**design/flow/config.mk**
```make
export PLATFORM = sky130hd
export DESIGN_NAME = brain_m
export DESIGN_NICKNAME = brain_m
export VERILOG_FILES = /design/flow/design.v
export SDC_FILE = /design/flow/constraint.sdc
export NUM_CORES = 4
export LEC_CHECK = 0
export ABC_AREA = 1
export CAP_MARGIN = 20
export CELL_PAD_IN_SITES_DETAIL_PLACEMENT = 1
export CORE_MARGIN = 5
export CORE_UTILIZATION = 64
export CTS_CLUSTER_DIAMETER = 288
export GPL_TIMING_DRIVEN = 0
export PLACE_DENSITY = 0.84
export SETUP_SLACK_MARGIN = 2.14
export SLEW_MARGIN = 25
export TNS_END_PERCENT = 15
```
**design/flow/constraint.sdc**
```tcl
create_clock -name core_clock -period 10.0 [get_ports {clk}]
set_input_delay 2.0000 -clock core_clock [delete_from_list [all_inputs] [get_ports {clk}]]
set_output_delay 2.0000 -clock core_clock [all_outputs]
set_load 0.01 [all_outputs]
```
**design/flow/design.v**
```verilog
`timescale 1ns / 1ps
module sensory_neuron( clk, rst, d, th, start, y);
	input clk, rst, start;
	input [6:0] d, th;
	output reg y;
	reg [1:0] state, nextstate;
	reg [6:0] dReg, dNext;
	reg yHold;
	always@(posedge clk)
		if (rst)
		begin
			state <= 2'b00;
			dReg <= 7'b0;
			yHold <= 1'b0;
		end
		else
		begin
			state <= nextstate;
			dReg <= dNext;
			yHold <= y;
		end
	always@(*)
	begin
		dNext = dReg;
		y = yHold;
		case (state)
			2'b00: 
				begin
				dNext = 7'b0;
				nextstate = (start)? 2'b01: 2'b00;
				y = 1'b0;
				end
			2'b01:
				begin 
				dNext = d;
				nextstate = 2'b10;
				y = 1'b0;
				end
			2'b10:
				if( dReg == th)
					nextstate = 2'b11;
				else
					nextstate = 2'b00;
			2'b11:
				begin
				y = 1'b1;
				nextstate = 2'b00;
				end
		endcase
	end
endmodule 
`timescale 1ns / 1ps
module direction_ganglion(clk, rst, distance, start, dir, colrcode, flat);
	input clk, rst, start, dir;
	input [99:0] distance;
	output reg colrcode;
	output reg [6:0] flat;
	localparam [25:0] WAIT_LIMIT = 26'd7;
	reg [3:0] state, nextstate;
	reg [25:0] cnt, cntNext;
	reg [6:0] ascnt, ascntNext, dscnt, dscntNext; 
	reg [99:0] dReg, dRegNext, prevReg, prevRegNext;
	reg colrHold;
	reg [6:0] flatHold;
	always @(posedge clk)
	if (rst)
	begin
		state <= 4'b0000;
		cnt <= 26'b0;
		ascnt <= 7'b0;
		dscnt <= 7'b0;
		dReg <= 100'b0;
		prevReg <= 100'b0;
		colrHold <= 1'b0;
		flatHold <= 7'b0;
	end
	else
	begin
		colrHold <= colrcode;
		flatHold <= flat;
		state <= nextstate;
		cnt <= cntNext;
		ascnt <= ascntNext;
		dscnt <= dscntNext;
		dReg <= dRegNext;
		prevReg <= prevRegNext;
	end
	always @(*)
	begin
		cntNext = cnt;
		ascntNext = ascnt;
		dscntNext = dscnt;
		dRegNext = dReg;
		prevRegNext = prevReg;
		colrcode = colrHold;
		flat = flatHold;
		case(state)
			4'b0000:
			begin
				cntNext = 26'b0;
				ascntNext = 7'b0;
				dscntNext = 7'b0;
				dRegNext = 100'b0;
				prevRegNext = 100'b0;
				nextstate= (start)? 4'b0001:4'b0000; 
			end
			4'b0001:
			begin
				dRegNext = distance;
				nextstate = 4'b0010;
			end
			4'b0010:
			begin
				cntNext = cnt + 1;
				if(cnt < WAIT_LIMIT)
					nextstate = 4'b0010;
				else
					nextstate = 4'b0011;
			end
			4'b0011:
			begin
				prevRegNext = dReg;
				dRegNext = distance;
				cntNext = 26'b0;
				nextstate = 4'b0100;
			end
			4'b0100:
			begin
				if	(prevReg > dReg)
					nextstate = 4'b0101;
				else if (prevReg < dReg)
					nextstate = 4'b0110;
				else
					nextstate = 4'b0010;
			end
			4'b0101:
			begin
				dscntNext = dscnt + 1;
				nextstate = (start)? 4'b0010:4'b0111;
			end
			4'b0110:
			begin
				ascntNext = ascnt + 1;
				nextstate = (start)? 4'b0010:4'b0111;
			end
			4'b0111:
				nextstate = (dir)? 4'b1000:4'b1001;
			4'b1000:
			begin
				flat = ascnt;
				colrcode = 1'b1;
				nextstate = 4'b0000;
			end
			4'b1001:
			begin
				flat = dscnt;
				colrcode = 1'b0;
				nextstate = 4'b0000;
			end
			default: 
			begin
				nextstate = 4'b0000;
				cntNext = 26'b0;
				ascntNext = 7'b0;
				dscntNext = 7'b0;
				dRegNext = 100'b0;
				prevRegNext = 100'b0;
				flat = 7'b0;
				colrcode = 1'b0;
			end
		endcase
	end
endmodule
`timescale 1ns / 1ps
module inter_neuron(clk, rst, flat, th, mode, shape_code, wAddr, wE);
	input clk, rst, mode;
	input [6:0] th, flat;
	output reg wE;
	output reg [11:0] shape_code;
	output reg [4:0] wAddr;
	reg [4:0] state, nextstate, wAddrNext;
	reg [6:0] fReg, fRegNext;
	reg [11:0] shape_codeNext;
	reg wEHold;
	always @(posedge clk)
	if (rst)
	begin
		state <= 5'b00000;
		fReg <= 7'b0;
		wAddr <= 5'b0;
		shape_code <= 12'b0;
		wEHold <= 1'b0;
	end
	else
	begin
		wEHold <= wE;
		state <= nextstate;
		fReg <= fRegNext;
		wAddr <= wAddrNext;
		shape_code <= shape_codeNext;
	end
	always @(*)
	begin
		fRegNext = fReg;
		wAddrNext = wAddr;
		shape_codeNext = shape_code;
		wE = wEHold;
		case(state)
		5'b00000:
		begin
			fRegNext = 7'b0;
			nextstate = (mode)? 5'b00000:5'b00001;
			wE = 1'b0;
		end
		5'b00001:
		begin
			fRegNext = flat;
			nextstate = 5'b00010;
			wE = 1'b0;
		end
		5'b00010:
			if (fReg == th)
				nextstate = 5'b00011;
			else
				nextstate = 5'b00000;
		5'b00011:
			case(th)
				7'b1100100: nextstate = 5'b00100;
				7'b1011111: nextstate = 5'b00101;
				7'b1011010: nextstate = 5'b00110;
				7'b1010101: nextstate = 5'b00111;
				7'b1010000: nextstate = 5'b01000;
				7'b1001011: nextstate = 5'b01001;
				7'b1000110: nextstate = 5'b01010;
				7'b1000001: nextstate = 5'b01011;
				7'b0111100: nextstate = 5'b01100;
				7'b0110111: nextstate = 5'b01101;
				7'b0110010: nextstate = 5'b01110;
				7'b0101101: nextstate = 5'b01111;
				7'b0101000: nextstate = 5'b10000;
				7'b0100011: nextstate = 5'b10001;
				7'b0011110: nextstate = 5'b10010;
				7'b0011001: nextstate = 5'b10011;
				7'b0010100: nextstate = 5'b10100;
				7'b0001111: nextstate = 5'b10101;
				7'b0001010: nextstate = 5'b10110;
				7'b0000101: nextstate = 5'b10111;
				default: nextstate = 5'b00011;
			endcase
		5'b00100:
		begin
			shape_codeNext = {fReg, 5'b00000};
			wAddrNext = 5'b00000;
			wE = 1'b1;
			nextstate = 5'b00011;
		end
		5'b00101:
		begin
			shape_codeNext = {fReg, 5'b00001};
			wAddrNext = 5'b00001;
			wE = 1'b1;
			nextstate = 5'b00011;
		end
		5'b00110:
		begin
			shape_codeNext = {fReg, 5'b00010};
			wAddrNext = 5'b00010;
			wE = 1'b1;
			nextstate = 5'b00011;
		end
		5'b00111:
		begin
			shape_codeNext = {fReg, 5'b00011};
			wAddrNext = 5'b00011;
			wE = 1'b1;
			nextstate = 5'b00011;
		end
		5'b01000:
		begin
			shape_codeNext = {fReg, 5'b00100};
			wAddrNext = 5'b00100;
			wE = 1'b1;
			nextstate = 5'b00011;
		end
		5'b01001:
		begin
			shape_codeNext = {fReg, 5'b00101};
			wAddrNext = 5'b00101;
			wE = 1'b1;
			nextstate = 5'b00011;
		end
		5'b01010:
		begin
			shape_codeNext = {fReg, 5'b00110};
			wAddrNext = 5'b00110;
			wE = 1'b1;
			nextstate = 5'b00011;
		end
		5'b01011:
		begin
			shape_codeNext = {fReg, 5'b00111};
			wAddrNext = 5'b00111;
			wE = 1'b1;
			nextstate = 5'b00011;
		end
		5'b01100:
		begin
			shape_codeNext = {fReg, 5'b01000};
			wAddrNext = 5'b01000;
			wE = 1'b1;
			nextstate = 5'b00011;
		end
		5'b01101:
		begin
			shape_codeNext = {fReg, 5'b01001};
			wAddrNext = 5'b01001;
			wE = 1'b1;
			nextstate = 5'b00011;
		end
		5'b01110:
		begin
			shape_codeNext = {fReg, 5'b01010};
			wAddrNext = 5'b01010;
			wE = 1'b1;
			nextstate = 5'b00011;
		end
		5'b01111:
		begin
			shape_codeNext = {fReg, 5'b01011};
			wAddrNext = 5'b01011;
			wE = 1'b1;
			nextstate = 5'b00011;
		end
		5'b10000:
		begin
			shape_codeNext = {fReg, 5'b01100};
			wAddrNext = 5'b01100;
			wE = 1'b1;
			nextstate = 5'b00011;
		end
		5'b10001:
		begin
			shape_codeNext = {fReg, 5'b01101};
			wAddrNext = 5'b01101;
			wE = 1'b1;
			nextstate = 5'b00011;
		end
		5'b10010:
		begin
			shape_codeNext = {fReg, 5'b01110};
			wAddrNext = 5'b01110;
			wE = 1'b1;
			nextstate = 5'b00011;
		end
		5'b10011:
		begin
			shape_codeNext = {fReg, 5'b01111};
			wAddrNext = 5'b01111;
			wE = 1'b1;
			nextstate = 5'b00011;
		end
		5'b10100:
		begin
			shape_codeNext = {fReg, 5'b10000};
			wAddrNext = 5'b10000;
			wE = 1'b1;
			nextstate = 5'b00011;
		end
		5'b10101:
		begin
			shape_codeNext = {fReg, 5'b10001};
			wAddrNext = 5'b10001;
			wE = 1'b1;
			nextstate = 5'b00011;
		end
		5'b10110:
		begin
			shape_codeNext = {fReg, 5'b10010};
			wAddrNext = 5'b10010;
			wE = 1'b1;
			nextstate = 5'b00011;
		end
		5'b10111:
		begin
			shape_codeNext = {fReg, 5'b10011};
			wAddrNext = 5'b10011;
			wE = 1'b1;
			nextstate = 5'b00011;
		end
		default: 
		begin
			nextstate = 5'b00000;
			shape_codeNext = shape_code;
			wAddrNext = wAddr;
			wE = 1'b0;
			fRegNext = fReg;
		end
	endcase
	end
endmodule
`timescale 1ns / 1ps
module memory_neuron(clk, rst, WE1, WE2, WE3, WE4, WE5, 
							WE6, WE7, WE8, WE9, WE10, WE11, 
							WE12, WE13, WE14, WE15, WE16, WE17, 
							WE18, WE19, WE20, wAddr1, wAddr2, wAddr3, 
							wAddr4, wAddr5, wAddr6, wAddr7, wAddr8, 
							wAddr9, wAddr10, wAddr11, wAddr12, wAddr13, 
							wAddr14, wAddr15, wAddr16, wAddr17, wAddr18, 
							wAddr19, wAddr20, wData1, wData2, wData3, wData4, 
							wData5, wData6, wData7, wData8, wData9, wData10, 
							wData11, wData12, wData13, wData14, wData15, wData16, 
							wData17, wData18, wData19, wData20, rAddr1, rAddr2, 
							rData1, rData2);
	input clk, rst, WE1, WE2, WE3, WE4, WE5, 
			WE6, WE7, WE8, WE9, WE10, WE11, 
			WE12, WE13, WE14, WE15, WE16, WE17, 
			WE18, WE19, WE20;
	input [4:0] wAddr1, wAddr2, wAddr3, wAddr4, wAddr5, 
					wAddr6, wAddr7, wAddr8, wAddr9, wAddr10, 
					wAddr11, wAddr12, wAddr13, wAddr14, wAddr15, 
					wAddr16, wAddr17, wAddr18, wAddr19, wAddr20, 
					rAddr1, rAddr2;
	input [11:0] wData1, wData2, wData3, wData4, wData5, wData6, 
					 wData7, wData8, wData9, wData10, wData11, wData12, 
					 wData13, wData14, wData15, wData16, wData17, wData18, 
					 wData19, wData20;
	output [11:0] rData1, rData2;
	reg [11:0] mem[31:0];
	integer i;
	always@(posedge clk)
		if(rst)
			for (i = 0; i < 32; i = i + 1)
				mem[i] <= 12'b0;
		else if(WE1)
			mem[wAddr1] <= wData1;
		else if(WE2)
			mem[wAddr2] <= wData2;
		else if(WE3)
			mem[wAddr3] <= wData3;
		else if(WE4)
			mem[wAddr4] <= wData4;
		else if(WE5)
			mem[wAddr5] <= wData5;
		else if(WE6)
			mem[wAddr6] <= wData6;
		else if(WE7)
			mem[wAddr7] <= wData7;
		else if(WE8)
			mem[wAddr8] <= wData8;
		else if(WE9)
			mem[wAddr9] <= wData9;
		else if(WE10)
			mem[wAddr10] <= wData10;
		else if(WE11)
			mem[wAddr11] <= wData11;
		else if(WE12)
			mem[wAddr12] <= wData12;
		else if(WE13)
			mem[wAddr13] <= wData13;
		else if(WE14)
			mem[wAddr14] <= wData14;
		else if(WE15)
			mem[wAddr15] <= wData15;
		else if(WE16)
			mem[wAddr16] <= wData16;
		else if(WE17)
			mem[wAddr17] <= wData17;
		else if(WE18)
			mem[wAddr18] <= wData18;
		else if(WE19)
			mem[wAddr19] <= wData19;
		else if(WE20)
			mem[wAddr20] <= wData20;
		else 
			mem[wAddr20 + 1] <= wData1;
	assign rData1 = mem[rAddr1];
	assign rData2 = mem[rAddr2];
endmodule
`timescale 1ns / 1ps
module intelligent_stimuli_comparison_unit(clk, rst, E, asc, dsc, mode, read1, read2, colr1, colr2, colr, oe, dot_m, r_Addr1, r_Addr2);
	input clk, rst, E, mode, colr1, colr2;
	input [6:0] asc, dsc;
	input [11:0] read1, read2;
	output reg colr, oe;
	output reg [4:0] dot_m, r_Addr1, r_Addr2;
	reg [4:0] state, nextstate,  r_Addr1Next,  r_Addr2Next;
	reg [7:0] ascReg, ascRegNext, dscReg, dscRegNext, 
				 remReg1, remReg1Next, remReg2, remReg2Next;
	reg [27:0] cnt, cntNext;
	reg colrHold, oeHold;
	reg [4:0] dot_mHold;
	localparam [27:0] HOLD_LIMIT = 28'd5;
	always @(posedge clk)
	if (rst)
	begin
		state <= 5'b00000;
		ascReg <= 8'b0;
		dscReg <= 8'b0;
		remReg1 <= 8'b0;
		remReg2 <= 8'b0;
		cnt <= 28'b0;
		r_Addr1 <= 5'b0;
		r_Addr2 <= 5'b0;
		colrHold <= 1'b0;
		oeHold <= 1'b0;
		dot_mHold <= 5'b0;
	end
	else
	begin
		colrHold <= colr;
		oeHold <= oe;
		dot_mHold <= dot_m;
		state <= nextstate;
		ascReg <= ascRegNext;
		dscReg <= dscRegNext;
		remReg1 <= remReg1Next;
		remReg2 <= remReg2Next;
		cnt <= cntNext;
		r_Addr1 <= r_Addr1Next;
		r_Addr2 <= r_Addr2Next;
	end
	always @(*)
	begin
		nextstate = state;
		ascRegNext = ascReg;
		dscRegNext = dscReg;
		remReg1Next = remReg1;
		remReg2Next = remReg2;
		cntNext = cnt;
		r_Addr1Next = r_Addr1;
		r_Addr2Next = r_Addr2;
		colr = colrHold;
		oe = oeHold;
		dot_m = dot_mHold;
		case(state)
			5'b00000:
			begin
				ascRegNext = 8'b0;
				dscRegNext = 8'b0;
				cntNext = 28'b0;
				remReg1Next = 8'b0;
				remReg2Next = 8'b0;
				nextstate = (mode)? 5'b00001: 5'b00000;
			end
			5'b00001:
			begin
				ascRegNext = {1'b0, asc[6:0]};  
				dscRegNext = {1'b0, dsc[6:0]};
				nextstate = (E)? 5'b00010:5'b00011;
			end
			5'b00010:
			begin
				r_Addr1Next = 5'b0;
				r_Addr2Next = 5'b0;
				nextstate = 5'b00100;
			end
			5'b00011:
			begin
				r_Addr1Next = 5'b10100;
				r_Addr2Next = 5'b10100;
				nextstate = 5'b10001;
			end
			5'b00100:
			begin
				remReg1Next = ascReg - {1'b0, read1[11:5]};
				remReg2Next = dscReg - {1'b0, read2[11:5]};
				if ( !(r_Addr1 < 5'b10100) && !(r_Addr2 < 5'b10100))
					nextstate = 5'b00000;
				else if ( !(r_Addr1 < 5'b10100) && (r_Addr2 < 5'b10100))
					nextstate = 5'b01011;
				else if (r_Addr1 < 5'b10100)
					nextstate = 5'b00101;
				else
				 nextstate = 5'b00100;
			end
			5'b00101:
			if (remReg1[7] == 1)
				nextstate = 5'b00110;
			else if (remReg1 == 8'b00000000)
				nextstate = 5'b01000;
			else if (remReg1 > 8'b00000000)
				nextstate = 5'b01001;
			else
				nextstate = 5'b00101;
			5'b00110:
			begin
				r_Addr1Next = r_Addr1 + 1;
				nextstate = 5'b00111;
			end
			5'b00111:
			if (r_Addr1 < 5'b10100)
				nextstate = 5'b00101;
			else if (!(r_Addr1 < 5'b10100))
				nextstate = 5'b01011;
			else
				nextstate = 5'b00111;
			5'b01000:
			begin
				colr = colr1;
				dot_m = read1[4:0];
				cntNext = cnt + 1;
				oe = 1'b1;
				if (cnt < HOLD_LIMIT)
					nextstate = 5'b01000;
				else if (!(cnt < HOLD_LIMIT))
					nextstate = 5'b01010;
			end
			5'b01001:
			begin
				ascRegNext = remReg1;
				nextstate = 5'b00010;
			end
			5'b01010:
			begin
				oe = 1'b0;
				cntNext = 28'b0;
				if (r_Addr1 < 5'b10100)
					nextstate = 5'b00101;
				else if (!(r_Addr1 < 5'b10100))
					nextstate = 5'b01011;
				else 
					nextstate = 5'b01010;
			end
			5'b01011:
			if (remReg2[7] == 1)
				nextstate = 5'b01100;
			else if (remReg2 == 8'b00000000)
				nextstate = 5'b01110;
			else if (remReg2 > 8'b00000000)
				nextstate = 5'b01111;
			else
				nextstate = 5'b01011;
			5'b01100:
			begin
				r_Addr2Next = r_Addr2 + 1;
				nextstate = 5'b01101;
			end
			5'b01101:
			if (r_Addr2 < 5'b10100)
				nextstate = 5'b01011;
			else if (!(r_Addr2 < 5'b10100))
				nextstate = 5'b00000;
			else
				nextstate = 5'b01101;
			5'b01110:
			begin
				colr = colr2;
				dot_m = read2[4:0];
				cntNext = cnt + 1;
				oe = 1'b1;
				if (cnt < HOLD_LIMIT)
					nextstate = 5'b01110;
				else if (!(cnt < HOLD_LIMIT))
					nextstate = 5'b10000;
				else
					nextstate = 5'b01110;
			end
			5'b01111:
			begin
				dscRegNext = remReg2;
				r_Addr2Next = 5'b00000;
				nextstate = 5'b00100;
			end
			5'b10000:
			begin
				oe = 1'b0;
				cntNext = 28'b0;
				if (r_Addr2 < 5'b10100)
					nextstate = 5'b01011;
				else if (!(r_Addr2 < 5'b10100))
					nextstate = 5'b00000;
				else
					nextstate = 5'b10000;
			end
			5'b10001:
			begin
				remReg1Next = ascReg - {1'b0, read1[11:5]};
				remReg2Next = dscReg - {1'b0, read2[11:5]};
				cntNext = 28'b0;
				oe = 1'b0;
				if ((r_Addr1 == 5'b00000) && (r_Addr2 == 5'b00000))
					nextstate = 5'b00000;
				else if ((r_Addr1 == 5'b00000) && !(r_Addr2 == 5'b00000))
					nextstate = 5'b10110;
				else if ( !(r_Addr1 == 5'b00000))
					nextstate = 5'b10010;
				else
					nextstate = 5'b10001;
			end
			5'b10010:
			if (remReg1[7] > 8'b00000000)
				nextstate = 5'b10100;
			else if (remReg1 == 8'b00000000)
				nextstate = 5'b10011;
			else
				nextstate = 5'b10010;
			5'b10011:
			begin
				colr = colr1;
				dot_m = read1[4:0];
				oe = 1'b1;
				cntNext = cnt + 1;
				if (cnt < HOLD_LIMIT)
					nextstate = 5'b10011;
				else if (!(cnt < HOLD_LIMIT))
					nextstate = 5'b10110;
				else
					nextstate = 5'b10011;
			end
			5'b10100:
			begin
				colr = colr1;
				dot_m = read1[4:0];
				oe = 1'b1;
				r_Addr1Next = r_Addr1 - 1;
				ascRegNext = remReg1;
				nextstate = 5'b10101;
			end
			5'b10101:
			begin
				cntNext = cnt + 1;
				if (cnt < HOLD_LIMIT)
					nextstate = 5'b10101;
				else if ( !(cnt < HOLD_LIMIT) && r_Addr1 != 8'b00000000)
					nextstate = 5'b10001;
				else if ( cnt < HOLD_LIMIT && r_Addr1 == 8'b00000000)
					nextstate = 5'b10110;
			end
			5'b10110:
			begin
				cntNext = 28'b0;
				oe = 1'b0;
				if (remReg2 == 8'b00000000)
					nextstate = 5'b11000;
				else if (remReg2 > 8'b00000000)
					nextstate = 5'b10111;
				else 
					nextstate = 5'b10110;
			end
			5'b10111:
			begin
				colr = colr2;
				dot_m = read2[4:0];
				oe = 1'b1;
				r_Addr2Next = r_Addr2 - 1;
				dscRegNext = remReg2;
				nextstate = 5'b10101;
			end
			5'b11000:
			begin
				colr = colr2;
				dot_m = read2[4:0];
				oe = 1'b1;
				cntNext = cnt + 1;
				if (cnt < HOLD_LIMIT)
					nextstate = 5'b11000;
				else if (!(cnt < HOLD_LIMIT))
					nextstate = 5'b00000;
				else
					nextstate = 5'b11000;
			end
			5'b11001:
			begin
				cntNext = cnt + 1;
				if (cnt < HOLD_LIMIT)
					nextstate = 5'b11001;
				else if ( !(cnt < HOLD_LIMIT) && r_Addr2 == 8'b00000000)
					nextstate = 5'b00000;
				else if ( !(cnt < HOLD_LIMIT) && r_Addr2 != 8'b00000000)
					nextstate = 5'b10110;
				else
					nextstate = 5'b11001;
			end
			default:
			begin
				ascRegNext = 8'b0;
				dscRegNext = 8'b0;
				cntNext = 28'b0;
				remReg1Next = 8'b0;
				remReg2Next = 8'b0;
				r_Addr1Next = 5'b0;
				r_Addr2Next = 5'b0;
				colr = 1'b0;
				dot_m = 5'b0;
				oe = 1'b0;
			end
		endcase
	end
endmodule
`timescale 1ns / 1ps
module brain_m(clk, rst, distance, mode, start, E, color, OE, shape);
	input clk, rst, mode, start, E;
	input [6:0] distance;
	output color, OE;
	output [4:0] shape;
	wire [99:0] W1;
	wire W2, W3, W8, W13, W14, 
		  W15, W16, W17, W18, W19, 
		  W20, W21, W22, W23, W24, 
		  W25, W26, W27, W28, W29, 
		  W30, W31;
	wire [6:0] W4, W5;
	wire [11:0] W6, W51, W52, W53, 
					W54, W55, W56, W57, 
					W58, W59, W60, W61, 
					W62, W63, W64, W65, 
					W66, W67, W68, W69, 
					W11, W12;
	wire [4:0] W7, W32, W33, W34, W35, 
				  W36, W37, W38, W39, W40, 
				  W41, W42, W43, W44, W45, 
				  W46, W47, W48, W49, W50, 
				  W9, W10;
	sensory_neuron s1(clk, rst, distance, 7'b0000010, start, W1[0]);
	sensory_neuron s2(clk, rst, distance, 7'b0000011, start, W1[1]);
	sensory_neuron s3(clk, rst, distance, 7'b0000100, start, W1[2]);
	sensory_neuron s4(clk, rst, distance, 7'b0000101, start, W1[3]);
	sensory_neuron s5(clk, rst, distance, 7'b0000110, start, W1[4]);
	sensory_neuron s6(clk, rst, distance, 7'b0000111, start, W1[5]);
	sensory_neuron s7(clk, rst, distance, 7'b0001000, start, W1[6]);
	sensory_neuron s8(clk, rst, distance, 7'b0001001, start, W1[7]);
	sensory_neuron s9(clk, rst, distance, 7'b0001010, start, W1[8]);
	sensory_neuron s10(clk, rst, distance, 7'b0001011, start, W1[9]);
	sensory_neuron s11(clk, rst, distance, 7'b0001100, start, W1[10]);
	sensory_neuron s12(clk, rst, distance, 7'b0001101, start, W1[11]);
	sensory_neuron s13(clk, rst, distance, 7'b0001110, start, W1[12]);
	sensory_neuron s14(clk, rst, distance, 7'b0001111, start, W1[13]);
	sensory_neuron s15(clk, rst, distance, 7'b0010000, start, W1[14]);
	sensory_neuron s16(clk, rst, distance, 7'b0010001, start, W1[15]);
	sensory_neuron s17(clk, rst, distance, 7'b0010010, start, W1[16]);
	sensory_neuron s18(clk, rst, distance, 7'b0010011, start, W1[17]);
	sensory_neuron s19(clk, rst, distance, 7'b0010100, start, W1[18]);
	sensory_neuron s20(clk, rst, distance, 7'b0010101, start, W1[19]);
	sensory_neuron s21(clk, rst, distance, 7'b0010110, start, W1[20]);
	sensory_neuron s22(clk, rst, distance, 7'b0010111, start, W1[21]);
	sensory_neuron s23(clk, rst, distance, 7'b0011000, start, W1[22]);
	sensory_neuron s24(clk, rst, distance, 7'b0011001, start, W1[23]);
	sensory_neuron s25(clk, rst, distance, 7'b0011010, start, W1[24]);
	sensory_neuron s26(clk, rst, distance, 7'b0011011, start, W1[25]);
	sensory_neuron s27(clk, rst, distance, 7'b0011100, start, W1[26]);
	sensory_neuron s28(clk, rst, distance, 7'b0011101, start, W1[27]);
	sensory_neuron s29(clk, rst, distance, 7'b0011110, start, W1[28]);
	sensory_neuron s30(clk, rst, distance, 7'b0011111, start, W1[29]);
	sensory_neuron s31(clk, rst, distance, 7'b0100000, start, W1[30]);
	sensory_neuron s32(clk, rst, distance, 7'b0100001, start, W1[31]);
	sensory_neuron s33(clk, rst, distance, 7'b0100010, start, W1[32]);
	sensory_neuron s34(clk, rst, distance, 7'b0100011, start, W1[33]);
	sensory_neuron s35(clk, rst, distance, 7'b0100100, start, W1[34]);
	sensory_neuron s36(clk, rst, distance, 7'b0100101, start, W1[35]);
	sensory_neuron s37(clk, rst, distance, 7'b0100110, start, W1[36]);
	sensory_neuron s38(clk, rst, distance, 7'b0100111, start, W1[37]);
	sensory_neuron s39(clk, rst, distance, 7'b0101000, start, W1[38]);
	sensory_neuron s40(clk, rst, distance, 7'b0101001, start, W1[39]);
	sensory_neuron s41(clk, rst, distance, 7'b0101010, start, W1[40]);
	sensory_neuron s42(clk, rst, distance, 7'b0101011, start, W1[41]);
	sensory_neuron s43(clk, rst, distance, 7'b0101100, start, W1[42]);
	sensory_neuron s44(clk, rst, distance, 7'b0101101, start, W1[43]);
	sensory_neuron s45(clk, rst, distance, 7'b0101110, start, W1[44]);
	sensory_neuron s46(clk, rst, distance, 7'b0101111, start, W1[45]);
	sensory_neuron s47(clk, rst, distance, 7'b0110000, start, W1[46]);
	sensory_neuron s48(clk, rst, distance, 7'b0110001, start, W1[47]);
	sensory_neuron s49(clk, rst, distance, 7'b0110010, start, W1[48]);
	sensory_neuron s50(clk, rst, distance, 7'b0110011, start, W1[49]);
	sensory_neuron s51(clk, rst, distance, 7'b0110100, start, W1[50]);
	sensory_neuron s52(clk, rst, distance, 7'b0110101, start, W1[51]);
	sensory_neuron s53(clk, rst, distance, 7'b0110110, start, W1[52]);
	sensory_neuron s54(clk, rst, distance, 7'b0110111, start, W1[53]);
	sensory_neuron s55(clk, rst, distance, 7'b0111000, start, W1[54]);
	sensory_neuron s56(clk, rst, distance, 7'b0111001, start, W1[55]);
	sensory_neuron s57(clk, rst, distance, 7'b0111010, start, W1[56]);
	sensory_neuron s58(clk, rst, distance, 7'b0111011, start, W1[57]);
	sensory_neuron s59(clk, rst, distance, 7'b0111100, start, W1[58]);
	sensory_neuron s60(clk, rst, distance, 7'b0111101, start, W1[59]);
	sensory_neuron s61(clk, rst, distance, 7'b0111110, start, W1[60]);
	sensory_neuron s62(clk, rst, distance, 7'b0111111, start, W1[61]);
	sensory_neuron s63(clk, rst, distance, 7'b1000000, start, W1[62]);
	sensory_neuron s64(clk, rst, distance, 7'b1000001, start, W1[63]);
	sensory_neuron s65(clk, rst, distance, 7'b1000010, start, W1[64]);
	sensory_neuron s66(clk, rst, distance, 7'b1000011, start, W1[65]);
	sensory_neuron s67(clk, rst, distance, 7'b1000100, start, W1[66]);
	sensory_neuron s68(clk, rst, distance, 7'b1000101, start, W1[67]);
	sensory_neuron s69(clk, rst, distance, 7'b1000110, start, W1[68]);
	sensory_neuron s70(clk, rst, distance, 7'b1000111, start, W1[69]);
	sensory_neuron s71(clk, rst, distance, 7'b1001000, start, W1[70]);
	sensory_neuron s72(clk, rst, distance, 7'b1001001, start, W1[71]);
	sensory_neuron s73(clk, rst, distance, 7'b1001010, start, W1[72]);
	sensory_neuron s74(clk, rst, distance, 7'b1001011, start, W1[73]);
	sensory_neuron s75(clk, rst, distance, 7'b1001100, start, W1[74]);
	sensory_neuron s76(clk, rst, distance, 7'b1001101, start, W1[75]);
	sensory_neuron s77(clk, rst, distance, 7'b1001110, start, W1[76]);
	sensory_neuron s78(clk, rst, distance, 7'b1001111, start, W1[77]);
	sensory_neuron s79(clk, rst, distance, 7'b1010000, start, W1[78]);
	sensory_neuron s80(clk, rst, distance, 7'b1010001, start, W1[79]);
	sensory_neuron s81(clk, rst, distance, 7'b1010010, start, W1[80]);
	sensory_neuron s82(clk, rst, distance, 7'b1010011, start, W1[81]);
	sensory_neuron s83(clk, rst, distance, 7'b1010100, start, W1[82]);
	sensory_neuron s84(clk, rst, distance, 7'b1010101, start, W1[83]);
	sensory_neuron s85(clk, rst, distance, 7'b1010110, start, W1[84]);
	sensory_neuron s86(clk, rst, distance, 7'b1010111, start, W1[85]);
	sensory_neuron s87(clk, rst, distance, 7'b1011000, start, W1[86]);
	sensory_neuron s88(clk, rst, distance, 7'b1011001, start, W1[87]);
	sensory_neuron s89(clk, rst, distance, 7'b1011010, start, W1[88]);
	sensory_neuron s90(clk, rst, distance, 7'b1011011, start, W1[89]);
	sensory_neuron s91(clk, rst, distance, 7'b1011100, start, W1[90]);
	sensory_neuron s92(clk, rst, distance, 7'b1011101, start, W1[91]);
	sensory_neuron s93(clk, rst, distance, 7'b1011110, start, W1[92]);
	sensory_neuron s94(clk, rst, distance, 7'b1011111, start, W1[93]);
	sensory_neuron s95(clk, rst, distance, 7'b1100000, start, W1[94]);
	sensory_neuron s96(clk, rst, distance, 7'b1100001, start, W1[95]);
	sensory_neuron s97(clk, rst, distance, 7'b1100010, start, W1[96]);
	sensory_neuron s98(clk, rst, distance, 7'b1100011, start, W1[97]);
	sensory_neuron s99(clk, rst, distance, 7'b1100100, start, W1[98]);
	sensory_neuron s100(clk, rst, distance, 7'b1100101, start, W1[99]);
	direction_ganglion d1(clk, rst, W1, start, 1'b1, W2, W4);
	direction_ganglion d2(clk, rst, W1, start, 1'b0, W3, W5);
	inter_neuron in1(clk, rst, W5, 7'b1100100, mode, W6, W7, W8);
	inter_neuron in2(clk, rst, W5, 7'b1011111, mode, W51, W32, W13);
	inter_neuron in3(clk, rst, W5, 7'b1011010, mode, W52, W33, W14);
	inter_neuron in4(clk, rst, W5, 7'b1010101, mode, W53, W34, W15);
	inter_neuron in5(clk, rst, W5, 7'b1010000, mode, W54, W35, W16);
	inter_neuron in6(clk, rst, W5, 7'b1001011, mode, W55, W36, W17);
	inter_neuron in7(clk, rst, W5, 7'b1000110, mode, W56, W37, W18);
	inter_neuron in8(clk, rst, W5, 7'b1000001, mode, W57, W38, W19);
	inter_neuron in9(clk, rst, W5, 7'b0111100, mode, W58, W39, W20);
	inter_neuron in10(clk, rst, W5, 7'b0110111, mode, W59, W40, W21);
	inter_neuron in11(clk, rst, W5, 7'b0110010, mode, W60, W41, W22);
	inter_neuron in12(clk, rst, W5, 7'b0101101, mode, W61, W42, W23);
	inter_neuron in13(clk, rst, W5, 7'b0101000, mode, W62, W43, W24);
	inter_neuron in14(clk, rst, W5, 7'b0100011, mode, W63, W44, W25);
	inter_neuron in15(clk, rst, W5, 7'b0011110, mode, W64, W45, W26);
	inter_neuron in16(clk, rst, W5, 7'b0011001, mode, W65, W46, W27);
	inter_neuron in17(clk, rst, W5, 7'b0010100, mode, W66, W47, W28);
	inter_neuron in18(clk, rst, W5, 7'b0001111, mode, W67, W48, W29);
	inter_neuron in19(clk, rst, W5, 7'b0001010, mode, W68, W49, W30);
	inter_neuron in20(clk, rst, W5, 7'b0000101, mode, W69, W50, W31);
	memory_neuron m(clk, rst, W8, W13, W14, W15, W16, W17, W18, W19, 
						W20, W21, W22, W23, W24, W25, W26, W27, W28, 
						W29, W30, W31, W7, W32, W33, W34, W35, W36, 
						W37, W38, W39, W40, W41, W42, W43, W44, W45, 
						W46, W47, W48, W49, W50, W6, W51, W52, W53, 
						W54, W55, W56, W57, W58, W59, W60, W61, W62, 
						W63, W64, W65, W66, W67, W68, W69, W9, W10, 
						W11, W12);
	intelligent_stimuli_comparison_unit iscu(clk, rst, E, W4, W5, mode, W11, W12, W2, W3, color, OE, shape, W9, W10);
endmodule
```
**design/flow/run.sh**
```bash
#!/bin/bash
# the make line also repeats each setting of config.mk as NAME=value (left out here)
make -C /OpenROAD-flow-scripts/flow DESIGN_CONFIG=/design/flow/config.mk WORK_HOME=/design/flow/orfs CLKGATE_MAP_FILE= finish
```
==> commit_impl_results.txt, run 1 <==
Refresh implementation metrics

- The run stopped with a tool error.
- Last step reached: 3_5_place_dp
* Error that stopped the run: [ERROR DPL-0033] detailed placement checks failed during check placement.
* Total I/O pin count: 19
* Area share of and/or/nand/nor cells after synthesis: 18.46%
* Top non-seq family: AND-OR/OR-AND gates
* Area fraction in mux cells: 0.009329%
- Area share of the largest cell type after synthesis: 41.65%
- According to the floorplan report, the die width is 419.4 µm.
* Area of the die: 0.1759 mm²
- Synthesized area per cell: 8.137 µm²
- Routability cong.: 1.031
- Post-synthesis share of cell area spent on xor and xnor gates: 0.1143%
- Cell count after synthesis: 13.19k
- Cell taking the most area after synthesis: sky130_fd_sc_hd__dfxtp_1
- Area of the placeable core: 0.1668 mm²
- In this run, synthesis inferred 384 flip-flops with an integrated enable.
* Warnings from Yosys: 5
- Die extent in y: 419.4 µm
- Yosys reported a register bit count of 2616.
- In the post-synthesis netlist, the biggest area contributors are sky130_fd_sc_hd__dfxtp_1, sky130_fd_sc_hd__edfxtp_1, sky130_fd_sc_hd__o21ai_0.
- Post-Syn Area: 0.1073 mm²
* Cells in synth_stat.txt: 13.19k
* Post-synth seq share: 52.39%
- For this run, the chip area from Yosys synthesis comes to 0.1073 mm².
* Adder Area Share: 2.710%
* Post-synthesis cell type with the largest instance count: sky130_fd_sc_hd__dfxtp_1
* Number of port buffers: 10
- Effective utilization at floorplan: 64.31%
- Number of cell rows: 150
* Most used standard cells in the synthesized netlist: sky130_fd_sc_hd__dfxtp_1, sky130_fd_sc_hd__nor2_1, sky130_fd_sc_hd__o21ai_0, sky130_fd_sc_hd__inv_1, sky130_fd_sc_hd__a21oi_1
- Of the total synthesized cell area, the portion taken by AND-OR and OR-AND cells is 18.64%.
* Async set-or-reset flop fraction in the synthesized netlist: 0%
* Most used flip-flop cell after synthesis: sky130_fd_sc_hd__dfxtp_1
- Unique cell type count in the Yosys netlist: 74
[metrics by stage]
stage | hold WS, ns | setup WS, ns
2_1_floorplan | 0.3999 | 5.364
3_3_place_gp | 0.4060 | 1.994
==> run 2: changes to the inputs <==
CELL_PAD_IN_SITES_DETAIL_PLACEMENT = unset   (was 1)
GPL_TIMING_DRIVEN = 1   (was 0)
SETUP_SLACK_MARGIN = unset   (was 2.14)
==> run 2 against run 1 <==
  * Die size unchanged
  * The run now finishes clean
  * Area after synthesis unchanged
  * Synthesized cell count unchanged
==> commit_impl_results.txt, run 2 <==
Log flow metrics for this revision

* Outcome: complete, no violations (was did not finish)
* RSZ-0062 raised after global routing: false
- The post-synthesis share of cell area spent on and-or and or-and gates came to 18.64% (unchanged).
- Per STA, the worst path accumulates the most delay in the family buffers and inverters.
- No sink is reached through more buffers than the 4 on the longest clock path.
- Min Clock Period, post-route: 6.480 ns
- STA on the placed design reports a worst setup slack of 3.306 ns.
- Required @ worst endpoint: 8.00 ns
* Library cell used as clock root buffer: sky130_fd_sc_hd__clkbuf_16
* F_max: 154.3 MHz
- Top non-seq family: AND-OR/OR-AND gates (unchanged)
- The area of the die is 0.1759 mm² (unchanged).
- After layout, the setup clock skew is reported as 0.03673 ns.
- First drt pass iteration count: 10
- Clock tree synthesis found a total of 2616 sinks.
* Start point of the worst min-delay path: s27.state[0]
- Most Frequent Cell on Critical Path: sky130_fd_sc_hd__buf_4
- Slew margin rel.: 20.99%
- Fill cells in the final layout number 12.19k.
- TritonCTS built the clock tree.
- Number of buffers added by the clock tree synthesis step: 277
* Die extent in x: 419.4 µm (unchanged)
- Per the breakdown, switching nets consume 23.28% of all power.
- The sequential power reported by the tool is 11.2 mW.
* Total I/O pin count: 19 (unchanged)
- The area share of the leading cell type in the synthesized netlist came to 41.65% (unchanged).
- Most used standard cells in the synthesized netlist: sky130_fd_sc_hd__dfxtp_1, sky130_fd_sc_hd__nor2_1, sky130_fd_sc_hd__o21ai_0, sky130_fd_sc_hd__inv_1, sky130_fd_sc_hd__a21oi_1 (unchanged).
* Sequential cell area: 0.05622 mm²
- The fraction of the yosys area taken by sequential cells is 52.39% (unchanged).
- Final Total Pwr: 22.37 mW
- Class of the worst hold path: reg -> reg
* Number of cells on the worst hold path: 2
* Flop pwr share: 50.1%
- Peak supply drop: 222.3 µV
- Cell depth of the worst flop-to-flop path: 19
- Post-Syn Area: 0.1073 mm² (unchanged)
* Ratio of total power to cell area: 191.3 mW/mm²
- Between the synthesized netlist and the finished layout, the area growth was recorded as 8.973%.
* Most Crowded Layer GR: met2
* Die extent in y: 419.4 µm (unchanged)
- Final nets: 13.08k
- The number of placement rows was 150 (unchanged).
- Counting buffers and inverters, the worst setup path is 9 cells deep.
* Hold buffers post-CTS: 0
- Looking at the critical path, the single cell with the biggest stage delay is sky130_fd_sc_hd__buf_4.
* Warnings from Yosys: 5 (unchanged)
* Drc violations: 0
* Final Hold Vio Count: 0
- Summed over all nets, the switching power comes to 5.208 mW.
- The most common cell in the synthesized netlist is sky130_fd_sc_hd__dfxtp_1 (unchanged).
- The flow reports power dissipated in combinational cells as 1.29 mW.
- Number of synthesized flops with an enable pin: 384 (unchanged)
- After clock tree synthesis, the clock-pin slew on the worst setup and hold paths is 0.06 ns.
- Met2 GRT Util: 52.29%
* Area share of and/or/nand/nor cells after synthesis: 18.46% (unchanged)
- Tally of OpenROAD warnings: 58
* Post-detailed-placement half-perimeter wirelength: 181500 µm
- Signal arrival time at the worst endpoint: 4.48 ns
- Together, buffers and inverters on the worst path number 3.
- Clock-net power: 9.87 mW
- Total Routed Length: 291300 µm
- Once the clock tree was built, the setup fixing pass inserted 0 buffers.
* Gr ovfl total: 0
- The register bit count reported by yosys was 2616 (unchanged).
- Min setup slack post-route: 3.520 ns
- In the setup report, the worst path falls into the class reg -> out.
- Vias in the first global route: 90.75k
* CP Capture Point: shape[1]
- Reg-to-reg slack, setup: 5.16 ns
- Adding up every negative setup slack in the final design gives 0 ns.
- Part of the cycle the worst path needs: 64.80%
- The layout report lists the multi-input gate area as 0.04372 mm².
- Global-route met1 utilization: 40.68%
- Resize count post-CTS: 0
* Setup Viol. Count Final: 0
- Number of DRC markers in iteration 0: 10.96k
- After routing the design area is 0.1169 mm².
- Cells in synth_stat.txt: 13.19k (unchanged)
* Maximum fanout along the worst path: 48
- The mean cell area of the mapped netlist was 8.137 µm² (unchanged).
- Entering global routing, the biggest net connects 234 pins.
* Average wire per standard cell: 19.14 µm
- The tally of unique sky130hd cells used after synthesis is 74 (unchanged).
- The routed layout has 93.93k vias.
- Chip Area, Yosys: 0.1073 mm² (unchanged)
- H-tree lvl count: 5
* Cell count after synthesis: 13.19k (unchanged)
* Async set-or-reset flop fraction in the synthesized netlist: 0% (unchanged)
- The later pin in the worst-skew pair is clocked with a latency of 0.92 ns.
- GRT Overall Usage: 32.09%
- The top flip-flop cell by instance count after synthesis was sky130_fd_sc_hd__dfxtp_1 (unchanged).
- Crit path capture type: primary output
- Leakage power summed over all cells: 46.07 nW
* Via density per instance: 6.172
- Number of nets still failing antenna checks after routing: 0
* Cell taking the most area after synthesis: sky130_fd_sc_hd__dfxtp_1 (unchanged)
* Capturing point of the worst reg2reg path: iscu.remReg1[6]
* Post-synthesis share of cell area spent on xor and xnor gates: 0.1143% (unchanged)
- The post-placement cell area is 0.1082 mm².
* Internal portion of total power: 17.16 mW
* Group drawing the most power: registers
* First-pass GRT wire length: 465500 µm
- Cell breakdown of the critical path: buf_4 > buf_4 > o21ai_0 > o22ai_1 > nor2_1 > o31ai_1 > o221ai_1 > nand3_1 > clkdlybuf4s50_1
- The final report gives the core utilization as 70.08%.
- The share of total power dissipated in the clock network is 44.1%.
* Max-slew violation count: 0
- Post-synth area hogs: sky130_fd_sc_hd__dfxtp_1, sky130_fd_sc_hd__edfxtp_1, sky130_fd_sc_hd__o21ai_0 (unchanged).
* Fraction of met3 tracks used by global routing: 6.347%
- Effective utilization at floorplan: 64.31% (unchanged)
- End point of the worst hold path: s27.state[2]
* Critical path launch point type: flip-flop
* Number of port buffers: 18 (was 10)
* Area fraction in mux cells: 0.009329% (unchanged)
* Max stage delay on crit path: 0.61 ns
- At the pin with the least slew margin, the transition time is 1.185 ns.
* Routability cong.: 0.9465 (was 1.031)
- The area share of fa/ha/maj cells after synthesis is 2.710% (unchanged).
* Initial antenna violation count: 1
* Max-Cap Viols: 0
- The placeable core region came to 0.1668 mm² (unchanged).
- Combinational share of power: 5.8%
## run 2: stage by stage
stage	hold WS (ns)	instances
finish	0.4204	15220
global route	0.4390	15220
CTS	0.4176	15220
detailed placement	0.4118	14760
global placement	0.4026	14760
floorplan	0.3999	13380
## run 2: final cells by class
type | count | area share [%]
flip-flops and latches | 2616 | 48.09
multi-input cells | 8611 | 37.40
clock buffers | 381 | 6.712
inverters | 1224 | 3.951
well taps | 2204 | 2.359
repair buffers | 107 | 0.8358
clock inverters | 74 | 0.6560
diodes | 1 | 0.002140
## run 2: routing by layer
| metal | up-vias | wire length (µm) |
|---|---|---|
| met3 | 1086 | 28230 |
| met1 | 44100 | 112600 |
| met4 | 0 | 15350 |
| li1 | 43900 | - |
| met5 | - | 0 |
| met2 | 4848 | 135100 |
==> run 3: changes to the inputs <==
ABC_AREA = unset   (was 1)
CAP_MARGIN = 30   (was 20)
CELL_PAD_IN_SITES_GLOBAL_PLACEMENT = 1   (was unset)
CORE_MARGIN = 2   (was 5)
CORE_UTILIZATION = 61   (was 64)
CTS_CLUSTER_DIAMETER = 249   (was 288)
GPL_ROUTABILITY_DRIVEN = 0   (was unset)
GPL_TIMING_DRIVEN = unset   (was 1)
PLACE_DENSITY = unset   (was 0.84)
SLEW_MARGIN = 20   (was 25)
TNS_END_PERCENT = unset   (was 15)
clock period = 9.77 ns   (was 10.0 ns; I/O delays follow)
==> run 3 against run 2 <==
  * Routed wire length decreased by 4.6%
  * Final area shrank 0.30%
  * Clock skew rose by 0.014 ns
  * First-iteration DRC count down 31%
  * Critical endpoint is now shape[3]
==> commit_impl_results.txt, run 3 <==
Log flow metrics for this revision

* Total via count in the routed design: 81.27k (was 93.93k)
* Insertion delay to the later sink of the worst-skew pair: 0.94 ns (was 0.92 ns)
* Ao+oa area frac: 15.62% (was 18.64%)
* Slew margin rel.: 28.97% (was 20.99%)
* Part of the cycle the worst path needs: 67.11% (was 64.80%)
- Area share of the largest cell type after synthesis: 42.07% (was 41.65%)
- Area fraction in mux cells: 6.782% (was 0.009329%)
- The via count normalized by instance count came to 6.194 (was 6.172).
- Pin count of the biggest net entering global routing: 196 (was 234)
* Flop pwr share: 49.5% (was 50.1%)
- Internal portion of total power: 17.96 mW (was 17.16 mW)
- The number of gates on the worst path with buffers counted was 6 (was 9).
- Start point of the worst min-delay path: s16.state[0] (was s27.state[0])
* Gr ovfl total: 0 (unchanged)
* Cells in synth_stat.txt: 10.92k (was 13.19k)
- Synthesized area per cell: 9.728 µm² (was 8.137 µm²)
- Max-Cap Viols: 0 (unchanged)
- Post-synth seq share: 52.93% (was 52.39%)
- Leakage power summed over all cells: 41.89 nW (was 46.07 nW)
- Die extent in x: 421.3 µm (was 419.4 µm)
* Async set-or-reset flop fraction in the synthesized netlist: 0% (unchanged)
- The power in the clock group was 10.4 mW (was 9.87 mW).
- Layout overhead on the synthesized area: 9.757% (was 8.973%)
- Setup Viol. Count Final: 0 (unchanged)
- Final setup skew: 0.05052 ns (was 0.03673 ns)
- Class of the worst hold path: reg -> reg (unchanged)
- Effective utilization at floorplan: 61.24% (was 64.31%)
- Average wire per standard cell: 21.18 µm (was 19.14 µm)
- Power of the sequential group: 11.6 mW (was 11.2 mW)
- The aggregate routed wire length is 277800 µm (was 291300 µm).
* Chip Area, Yosys: 0.1062 mm² (was 0.1073 mm²)
- The endpoint of the worst register-to-register path is m.mem[14][0] (was iscu.remReg1[6]).
- Final Total Pwr: 23.36 mW (was 22.37 mW)
- Net switching share of the total power: 23.13% (was 23.28%)
- Total I/O pin count: 19 (unchanged)
* Area share of and/or/nand/nor cells after synthesis: 16.94% (was 18.46%)
- Most used standard cells in the synthesized netlist: sky130_fd_sc_hd__dfxtp_1, sky130_fd_sc_hd__a21oi_1, sky130_fd_sc_hd__nor2_1, sky130_fd_sc_hd__o21ai_0, sky130_fd_sc_hd__nand3_1 (was sky130_fd_sc_hd__dfxtp_1, sky130_fd_sc_hd__nor2_1, sky130_fd_sc_hd__o21ai_0, sky130_fd_sc_hd__inv_1, sky130_fd_sc_hd__a21oi_1).
- The total negative slack was 0 ns (unchanged).
- Required @ worst endpoint: 7.82 ns (was 8.00 ns)
* RR Startpoint: in1.state[4]
- Outcome: complete, no violations (unchanged)
- The placed wire-length estimate is 173000 µm (was 181500 µm).
* Post-synthesis cell type with the largest instance count: sky130_fd_sc_hd__dfxtp_1 (unchanged)
- Max-slew violation count: 0 (unchanged)
* Group drawing the most power: registers (unchanged)
- Combinational share of power: 5.8% (about the same)
- Cell breakdown of the critical path: buf_4 > mux4_2 > mux4_2 > mux2i_1 > o221ai_1 > clkdlybuf4s50_1 (was buf_4 > buf_4 > o21ai_0 > o22ai_1 > nor2_1 > o31ai_1 > o221ai_1 > nand3_1 > clkdlybuf4s50_1).
- The floorplan die height came to 421.3 µm (was 419.4 µm).
- The number of iterations in the first detailed-routing pass came to 6 (was 10).
- The main logic family after synthesis is simple AND/OR/NAND/NOR gates (was AND-OR/OR-AND gates).
- WS Path Type: reg -> out (unchanged)
* Peak supply drop: 190.1 µV (was 222.3 µV)
- Ratio of total power to cell area: 200.4 mW/mm² (was 191.3 mW/mm²)
- The transition at the pin with the smallest max-transition slack came to 1.061 ns (was 1.185 ns).
- The number of design rule violations left after detail routing came to 0 (unchanged).
- The worst reg2reg path depth came to 9 (was 19).
* Most Frequent Cell on Critical Path: sky130_fd_sc_hd__mux4_2 (was sky130_fd_sc_hd__buf_4)
- The area of the mapped netlist was 0.1062 mm² (was 0.1073 mm²).
- The number of hold buffers added after cts is 0 (unchanged).
* RSZ-0062 raised after global routing: false (unchanged)
- The top cell family by delay on the critical path is buffers and inverters (unchanged).
- The number of buffers created by CTS was 285 (was 277).
* Post-synth area hogs: sky130_fd_sc_hd__dfxtp_1, sky130_fd_sc_hd__edfxtp_1, sky130_fd_sc_hd__a21oi_1 (was sky130_fd_sc_hd__dfxtp_1, sky130_fd_sc_hd__edfxtp_1, sky130_fd_sc_hd__o21ai_0)
* Sink Count: 2616 (unchanged)
- The critical path arrival came to 4.60 ns (was 4.48 ns).
* Power dissipated in combinational cells: 1.36 mW (was 1.29 mW)
- The setup slack after layout came to 3.214 ns (was 3.520 ns).
* Number of DRC markers in iteration 0: 7612 (was 10.96k)
* Cell taking the most area after synthesis: sky130_fd_sc_hd__dfxtp_1 (unchanged)
- The combined global-route utilization of all metal layers came to 30.54% (was 32.09%).
- The register bit count reported by yosys is 2616 (unchanged).
- Post-place setup slack: 3.073 ns (was 3.306 ns)
- Clk pwr share: 44.7% (was 44.1%)
- The wire length of the first global-routing pass is 437500 µm (was 465500 µm).
* Vias in the first global route: 77.90k (was 90.75k)
* Cell with the biggest individual delay on the critical path: sky130_fd_sc_hd__dfxtp_4 (was sky130_fd_sc_hd__buf_4)
- The total buffers and inverters traversed by the critical path is 2 (was 3).
- Net Sw Power: 5.403 mW (was 5.208 mW)
* CTS Buffer Depth: 4 (unchanged)
- The placeable core region was 0.1734 mm² (was 0.1668 mm²).
* Tally of OpenROAD warnings: 44 (was 58)
* Warnings from Yosys: 5 (unchanged)
- The number of cells on the worst hold path came to 1 (was 2).
- The nature of the critical path startpoint is a flip-flop (unchanged).
- The CTS tree is done (unchanged).
* Clock-pin slew on the worst setup and hold paths: 0.06 ns (about the same)
- Final nets: 10.84k (was 13.08k)
- The number of standard cells after synthesis was 10.92k (was 13.19k).
* Initial antenna violation count: 7 (was 1)
* Reg-to-reg slack, setup: 4.33 ns (was 5.16 ns)
* Number of cell rows: 153 (was 150)
- F_max: 152.5 MHz
- The level count of the clock H-tree came to 5 (unchanged).
- The final antenna-violating net count was 0 (unchanged).
* Post-synthesis share of cell area spent on xor and xnor gates: 0.6515% (was 0.1143%)
- The tally of unique sky130hd cells used after synthesis was 92 (was 74).
- The end of the worst hold path was s16.state[2] (was s27.state[2]).
* Post-CTS Setup Bufs: 0 (unchanged)
- Crit path capture type: primary output (unchanged)
* Library cell used as clock root buffer: sky130_fd_sc_hd__clkbuf_16 (unchanged)
- Area of the die: 0.1775 mm² (was 0.1759 mm²)
* Final Hold Vio Count: 0 (unchanged)
- The top flip-flop cell by instance count after synthesis was sky130_fd_sc_hd__dfxtp_1 (unchanged).
* Min Clock Period, post-route: 6.556 ns
- Number of synthesized flops with an enable pin: 384 (unchanged)
- The critical path capture point was shape[3] (was shape[1]).
- The number of buffers added on ports came to 18 (unchanged).
- Max stage delay on crit path: 0.80 ns (was 0.61 ns)
- The area share of fa/ha/maj cells after synthesis is 2.738% (was 2.710%).
- The maximum fanout along the worst path is 36 (was 48).
- The post-cts gate resize count is 0 (unchanged).
-- run 3: layer usage --
layer	part of all wire (%)	GRT usage, %	vias up
met5	0.0079	0	-
li1	-	-	38190
met1	43	41.76	39560
met4	3.3	10.67	4
met2	46	49.48	2888
met3	7.0	4.755	626
-- run 3: final cells by class --
type / instances / area [µm²]
fill: 13560 / 56870
timing repair buffer: 106 / 1021
sequential: 2616 / 56230
clock buffer: 422 / 8483
multi-input combinational: 7292 / 46250
clock inverter: 57 / 548.0
inverter: 299 / 1122
tap: 2325 / 2909
antenna: 3 / 7.507
-- run 3: stage by stage --
stage | utilization (%) | cell area [µm²] | std cells | hold slack (ns)
floorplan | - | 106900 | 11110 | 0.4188
global placement | 61.87 | 107300 | 12620 | 0.4240
detailed placement | 61.93 | 107400 | 12630 | 0.4293
CTS | 67.13 | 116400 | 13110 | 0.4360
global route | 67.21 | 116600 | 13120 | 0.4599
finish | 67.21 | 116600 | 13120 | 0.4338
==> run 4: changes to the inputs <==
CAP_MARGIN = 20   (was 30)
CELL_PAD_IN_SITES_GLOBAL_PLACEMENT = unset   (was 1)
CORE_UTILIZATION = 72   (was 61)
CTS_CLUSTER_DIAMETER = unset   (was 249)
GPL_ROUTABILITY_DRIVEN = unset   (was 0)
PLACE_DENSITY_LB_ADDON = 0.0   (was unset)
SETUP_SLACK_MARGIN = 1.12   (was unset)
clock period = 3.79 ns   (was 9.77 ns; I/O delays follow)
==> run 4 against run 3 <==
  * The flow now stops in 5_1_grt
  * Die size is 15% lower
  * Area after synthesis stayed put
  * Synthesized cell count stayed put
==> commit_impl_results.txt, run 4 <==
Refresh implementation metrics

* Outcome: did not finish (was complete, no violations)
* Last step reached: 5_1_grt
- The number of buffers created by CTS came to 240 (was 285).
* CTS Buffer Depth: 3 (was 4)
* Post-synthesis share of cell area spent on xor and xnor gates: 0.6515% (unchanged)
- Post-synthesis cell type with the largest instance count: sky130_fd_sc_hd__dfxtp_1 (unchanged)
* Post-synth seq share: 52.93% (unchanged)
* Die extent in x: 388.1 µm (was 421.3 µm)
- The area share of the leading cell type in the synthesized netlist came to 42.07% (unchanged).
- The mean cell area of the mapped netlist came to 9.728 µm² (unchanged).
* Chip Area, Yosys: 0.1062 mm² (unchanged)
* Most used flip-flop cell after synthesis: sky130_fd_sc_hd__dfxtp_1 (unchanged)
* Total I/O pin count: 19 (unchanged)
* Cell taking the most area after synthesis: sky130_fd_sc_hd__dfxtp_1 (unchanged)
* Cell count after synthesis: 10.92k (unchanged)
- Number of cell rows: 140 (was 153)
- The floorplan die height was 388.1 µm (was 421.3 µm).
* Adder Area Share: 2.738% (unchanged)
- The synthesized-area fraction occupied by and/or/nand/nor cells is 16.94% (unchanged).
- Async set-or-reset flop fraction in the synthesized netlist: 0% (unchanged)
* Post-detailed-placement half-perimeter wirelength: 184500 µm (was 173000 µm)
* Post-place setup slack: 0.07843 ns (was 3.073 ns)
- Routability cong.: 1.043
* Library cell used as clock root buffer: sky130_fd_sc_hd__clkbuf_16 (unchanged)
- The count of library flops with an enable pin came to 384 (unchanged).
- Register bit total from synthesis: 2616 (unchanged)
- # placed instances: 12.37k (was 12.63k)
* Hold buffers post-CTS: 0 (unchanged)
- Most used standard cells in the synthesized netlist: sky130_fd_sc_hd__dfxtp_1, sky130_fd_sc_hd__a21oi_1, sky130_fd_sc_hd__nor2_1, sky130_fd_sc_hd__o21ai_0, sky130_fd_sc_hd__nand3_1 (unchanged).
- The level count of the clock H-tree came to 4 (was 5).
- Ao+oa area frac: 15.62% (unchanged)
- The main logic family after synthesis is simple AND/OR/NAND/NOR gates (unchanged).
- Effective utilization at floorplan: 72.70% (was 61.24%)
* Cells in synth_stat.txt: 10.92k (unchanged)
* Number of port buffers: 18 (unchanged)
* Area of the placeable core: 0.1461 mm² (was 0.1734 mm²)
- The area of the mapped netlist was 0.1062 mm² (unchanged).
- Post-synth area hogs: sky130_fd_sc_hd__dfxtp_1, sky130_fd_sc_hd__edfxtp_1, sky130_fd_sc_hd__a21oi_1 (unchanged).
- The number of sinks handled by clock tree synthesis was 2616 (unchanged).
- The Yosys warning count is 5 (unchanged).
* Area of the die: 0.1506 mm² (was 0.1775 mm²)
- Area fraction in mux cells: 6.782% (unchanged)
- The tally of unique sky130hd cells used after synthesis is 92 (unchanged).
==> run 4: timing repair <==
item                                    CTS
gates cloned                             42
endpoints found under the setup margin  505
pin swaps                               122
resized                                 381
setup buffers                           116
==> run 4: metrics by stage <==
stage,cell area (µm²),util [%]
floorplan,108000,-
CTS,120700,82.61
global placement,108900,74.55
detailed placement,108900,74.55
==> run 5: changes to the inputs <==
CELL_PAD_IN_SITES_GLOBAL_PLACEMENT = 0   (was unset)
CTS_CLUSTER_DIAMETER = 390   (was unset)
SETUP_SLACK_MARGIN = 0.6   (was 1.12)
SLEW_MARGIN = 25   (was 20)
clock period = 3.71 ns   (was 3.79 ns; I/O delays follow)
==> run 5 against run 4 <==
  * Now fails the layout checks on setup timing
  * Synthesized cell count unchanged
  * Area after synthesis unchanged
  * Die size unchanged
==> commit_impl_results.txt, run 5 <==
Log flow metrics for this revision

- Outcome: finished with violations (was did not finish).
* Reasons for failing layout checks: setup timing
- Number of port buffers: 18 (unchanged)
* Final nets: 11.06k
- Warnings from Yosys: 5 (unchanged)
- STA classifies the critical path startpoint as a flip-flop.
* Crit path capture type: primary output
* Flop pwr share: 50.6%
* Slew margin rel.: 25.14%
- The number of antenna violations at the first check in global routing came to 13.
* Layout overhead on the synthesized area: 12.53%
* Number of synthesized flops with an enable pin: 384 (unchanged)
- For this block, the via count after detailed routing is 86.24k.
- The number of placement rows is 140 (unchanged).
- WP depth: 8
* Net Sw Power: 14.33 mW
- For this sky-water flow run, the detailed-routed wirelength per cell is reported as 23.60 µm.
- Critical path buffer and inverter count: 4
* Clock-net power: 25.8 mW
- Setup Viol. Count Final: 13
- Capturing point of the worst reg2reg path: iscu.remReg1[7]
- The switching portion of total power comes to 23.78%.
- Cell breakdown of the critical path: buf_12 > buf_12 > buf_16 > mux4_2 > mux4_2 > mux2i_2 > o221ai_2 > buf_6
* Post-place instance area: 0.1090 mm² (was 0.1089 mm²)
* Clock-pin slew on the worst setup and hold paths: 0.06 ns
* Required @ worst endpoint: 2.97 ns
- The first TritonRoute pass finished after 9 iterations.
- Chip Area, Yosys: 0.1062 mm² (unchanged)
- The number of buffers created by CTS was 241 (was 240).
- In the routed design, unresolved DRC markers number 0.
- Final-layout setup total negative slack: -3.326 ns
- Looking at the setup timing report, the critical path kind is reg -> out.
* Footprint of the multi-input gates: 0.04744 mm²
- In this run, power in flip-flops and latches comes to 30.5 mW.
- Class of the worst hold path: in -> reg
- Min setup slack post-route: -0.3948 ns
* Internal portion of total power: 45.91 mW
- Leakage power summed over all cells: 43.40 nW
- Sink Count: 2616 (unchanged)
- The number of global-route vias before repair was 82.23k.
- Total I/O pin count: 19 (unchanged)
* Combinational share of power: 6.5%
- Tally of OpenROAD warnings: 62
- The routed design could run at a clock period as short as 4.105 ns.
- First-pass GRT wire length: 459100 µm
* Signal arrival time at the worst endpoint: 3.36 ns
* Top non-seq family: simple AND/OR/NAND/NOR gates (unchanged)
- Async set-or-reset flop fraction in the synthesized netlist: 0% (unchanged)
- Peak supply drop: 480.9 µV
- Area share of and/or/nand/nor cells after synthesis: 16.94% (unchanged)
- F_max: 243.6 MHz
- The top flip-flop cell by instance count after synthesis is sky130_fd_sc_hd__dfxtp_1 (unchanged).
* Library cell used as clock root buffer: sky130_fd_sc_hd__clkbuf_16 (unchanged)
- GRT Overall Usage: 38.21%
- Die extent in y: 388.1 µm (unchanged)
- For this run the aggregate overflow at the end of global routing stands at 0.
- Ratio of total power to cell area: 504.0 mW/mm²
- Ao+oa area frac: 15.62% (unchanged)
* Post-Syn Area: 0.1062 mm² (unchanged)
- Most used standard cells in the synthesized netlist: sky130_fd_sc_hd__dfxtp_1, sky130_fd_sc_hd__a21oi_1, sky130_fd_sc_hd__nor2_1, sky130_fd_sc_hd__o21ai_0, sky130_fd_sc_hd__nand3_1 (unchanged)
- Post-detailed-placement half-perimeter wirelength: 182400 µm (was 184500 µm)
* Part of the cycle the worst path needs: 110.6%
* Area of the die: 0.1506 mm² (unchanged)
- Max stage delay on crit path: 0.59 ns
- The area share of the leading cell type in the synthesized netlist was 42.07% (unchanged).
- TritonCTS built the clock tree.
* Die extent in x: 388.1 µm (unchanged)
- In this run, the clock network consumes 42.8% of the power.
- Unique cell type count in the Yosys netlist: 92 (unchanged)
- For the final database, setup skew stands at 0.03607 ns.
- Post-synthesis share of cell area spent on xor and xnor gates: 0.6515% (unchanged)
- For this run, the detailed router reports a per-instance via density of 6.660.
- The area share of fa/ha/maj cells after synthesis was 2.738% (unchanged).
* Start point of the worst min-delay path: rst
- Sequential cell area: 0.05626 mm²
- Cell depth of the worst flop-to-flop path: 18
- After routing the design area is 0.1195 mm².
* Final Hold Vio Count: 0
- Number of DRC markers in iteration 0: 10.92k
- Slew at the pin closest to its max-slew limit: 1.121 ns
- Max-slew violation count: 0
* Post-synthesis cell type with the largest instance count: sky130_fd_sc_hd__dfxtp_1 (unchanged)
* Number of cells on the worst hold path: 2
- Entering global routing, the biggest net connects 213 pins.
- The number of cells in the yosys synthesis report is 10.92k (unchanged).
- Per STA, the endpoint of the critical path is shape[0].
- The fraction of the yosys area taken by sequential cells is 52.93% (unchanged).
- The effective utilization at floorplan came to 72.70% (unchanged).
- For the worst-skew pair, the clock arrives at the later sink with an insertion delay of 0.88 ns.
* Group drawing the most power: registers
- Reg-to-reg slack, setup: -0.34 ns
- CTS Buffer Depth: 3 (unchanged)
- The fraction of synthesized area in multiplexers came to 6.782% (unchanged).
* Power dissipated in combinational cells: 3.93 mW
- Max-Cap Viols: 0
- Post-synth area hogs: sky130_fd_sc_hd__dfxtp_1, sky130_fd_sc_hd__edfxtp_1, sky130_fd_sc_hd__a21oi_1 (unchanged).
* Cell count after synthesis: 10.92k (unchanged)
- Maximum fanout along the worst path: 6
- Cell with the biggest individual delay on the critical path: sky130_fd_sc_hd__mux4_2
- Register bit total from synthesis: 2616 (unchanged)
- The detail route stage leaves a number of antenna-violating nets equal to 0.
- Routability cong.: 0.9952 (was 1.043)
- Total Routed Length: 305600 µm
* RSZ-0062 raised after global routing: true
- The level count of the clock H-tree is 4 (unchanged).
- The number of hold buffers added after cts was 0 (unchanged).
- Hold analysis lists the worst path endpoint as s86.dReg[3].
- Synthesized area per cell: 9.728 µm² (unchanged)
- The placeable core region was 0.1461 mm² (unchanged).
- Final cell utilization of the core: 81.81%
* Final-layout fill cell count: 8795
- The timing report attributes the biggest portion of critical-path delay to multiplexers.
* Cell taking the most area after synthesis: sky130_fd_sc_hd__dfxtp_1 (unchanged)
==> run 5: layout make-up <==
cell class	count	area share [%]
antenna	7	0.01466
clock buffer	353	5.951
clock inverter	97	0.9778
inverter	299	0.9422
multi-input combinational	7295	39.70
sequential	2616	47.07
tap	1917	2.007
timing repair buffer	366	3.339
==> run 5: stage by stage <==
stage          hold WS (ns)  setup WS, ns  power, mW  instances
2_1_floorplan        0.4188        0.1785      33.34      11110
3_3_place_gp         0.4241       0.07388      34.39      12400
3_5_place_dp         0.4314       0.06205      34.58      12400
4_1_cts              0.1775       -0.2838      59.89      12900
5_1_grt              0.1884       -0.4117      61.76      12950
6_report             0.2126       -0.3948      60.24      12950
==> run 5: timing repair <==
item                                    in CTS  in global routing
gates cloned                                 8                  7
hold endpoints to repair                     0                  0
pin swaps                                   50                 72
endpoints found under the setup margin     315                344
setup buffers                               46                 36
gates resized                              180                140
==> run 5: metal layers <==
layer  wire, µm  vias to the layer above  track usage [%]
met5         55                        -                0
met4      17790                        8            18.19
met3      33190                     1326            8.599
met2     139800                     4984            61.28
met1     114800                    41270            49.28
li1           -                    38660                -
Power figures rest on the tool's default switching activity, not on a simulated workload.
